== job 9055 ==
// as2650
module as2650(
	input clk,
	input rst,
	input [7:0] bus_in,
	output [7:0] bus_out,
	output le_lo,
	output le_hi,
	output OEb,
	output WEb,
	output bus_dir,
	output IOC,
	output IOD,
	input [6:0] irqs,
	output flag,
	input sense,
	output reg [7:0] ext_io_addr,
	output reg io_bus_cyc,
	output reg io_bus_we,
	output reg [7:0] io_bus_out,
	input [7:0] io_bus_in,
	output [7:0] debug_psl,
	output [7:0] debug_psu,
	output [32:0] la_data_out,
	input wb_hidden_rom_enable,
	output reg cpu_hidden_rom_enable,
	output WE_ram
);
Size: roughly 4700 cells after synthesis, about 480 flip-flops, about 110 I/O pins, ~35000 um2 of cells after synthesis.
Settings: LEC_CHECK=0, ABC_AREA=1, CAP_MARGIN=30, CELL_PAD_IN_SITES_DETAIL_PLACEMENT=1, CORE_ASPECT_RATIO=0.67, CORE_MARGIN=5, CORE_UTILIZATION=63, CTS_CLUSTER_SIZE=48, GPL_ROUTABILITY_DRIVEN=0, GPL_TIMING_DRIVEN=1, HOLD_SLACK_MARGIN=0.12, MAX_ROUTING_LAYER=met4, MIN_ROUTING_LAYER=met1, PLACE_DENSITY_LB_ADDON=0.27, SETUP_SLACK_MARGIN=1.66, SLEW_MARGIN=0; clock period 14.3 ns.
run.sh (not shown) runs the stock make flow with config.mk's settings and CLKGATE_MAP_FILE=.
Job 9055 got as far as clock tree synthesis (4_1_cts), where a tool error ended the run.
Inputs modified between job 9055 and job 3338:
Settings: clearing ABC_AREA, which used to be 1; clearing HOLD_SLACK_MARGIN, which used to be 0.12; clearing GPL_ROUTABILITY_DRIVEN, which used to be 0; swapping 0 for 20 in SLEW_MARGIN; clearing MAX_ROUTING_LAYER, which used to be met4; clearing CTS_CLUSTER_SIZE, which used to be 48; swapping 63 for 45 in CORE_UTILIZATION; clearing CORE_ASPECT_RATIO, which used to be 0.67; swapping 30 for 20 in CAP_MARGIN; clearing PLACE_DENSITY_LB_ADDON, which used to be 0.27; swapping 5 for 2 in CORE_MARGIN; clearing MIN_ROUTING_LAYER, which used to be met1; clearing CELL_PAD_IN_SITES_DETAIL_PLACEMENT, which used to be 1; swapping 1.66 for 1.39 in SETUP_SLACK_MARGIN; clearing GPL_TIMING_DRIVEN, which used to be 1; swapping 14.3 for 8.19 in the clock period (ns, I/O delays scaled along).
## What came out
- Job 3338 | status: complete | timing, DRC, antenna: pass
- Relative to job 9055, the post-placement worst setup slack of job 3338 is lower by 1430 ps.
- Going from job 9055 to job 3338, the fraction of synthesized cell area in xor and xnor cells was found to have gone up by 1.3 points.
- The run showing the smaller combined area of all synthesized cells is job 3338.
- Post-synthesis instance total shrinks by more than 10% when moving from job 9055 to job 3338.
- Chip area from the yosys synthesis statistics came out lower on job 3338 than on job 9055.
- Number of placement rows, job 9055 and job 3338, lower one = job 9055.
- Min area fraction in compound gates across job 9055 and job 3338: job 9055
- Die extent in y in job 3338 is 38% above job 9055.
#### Input delta (job 5689 over job 3338)
Settings: putting MIN_ROUTING_LAYER at met1 where nothing was set; putting MAX_ROUTING_LAYER at met4 where nothing was set; swapping 20 for 15 in SLEW_MARGIN; swapping 20 for 30 in CAP_MARGIN; putting CORE_ASPECT_RATIO at 1.12 where nothing was set; swapping 1.39 for 0.98 in SETUP_SLACK_MARGIN; swapping 45 for 70 in CORE_UTILIZATION; putting PLACE_DENSITY_LB_ADDON at 0.12 where nothing was set; putting GPL_TIMING_DRIVEN at 1 where nothing was set; putting CELL_PAD_IN_SITES_DETAIL_PLACEMENT at 1 where nothing was set; swapping 8.19 for 15.0 in the clock period (ns, I/O delays scaled along).
--- outcome ---
The routability congestion estimate from global placement in job 3338 is 0.808 times that in job 5689.
Per the comparison of job 5689 with job 3338, count of port buffers added during placement comparable; die footprint now sits lower; core outline area has decreased; width of the die saw a decrease; number of standard cells after synthesis now sits at about the same level.
Post-synthesis async set-or-reset flop share delta (job 3338 -> job 5689): insignificant
Re placement row count: job 5689 is 16% down on job 3338.
Diff job 3338..job 5689 | chip area in the Yosys report | unchanged
Job 5689 ends up with a floorplan utilization that is 26 points higher than in job 3338.
Re die outline height: job 3338 and job 5689 aren't equal, and the lower value belongs to job 5689.
No final results exist for job 5689, since it was stopped by error DPL-0033 during detailed placement (3_5_place_dp).
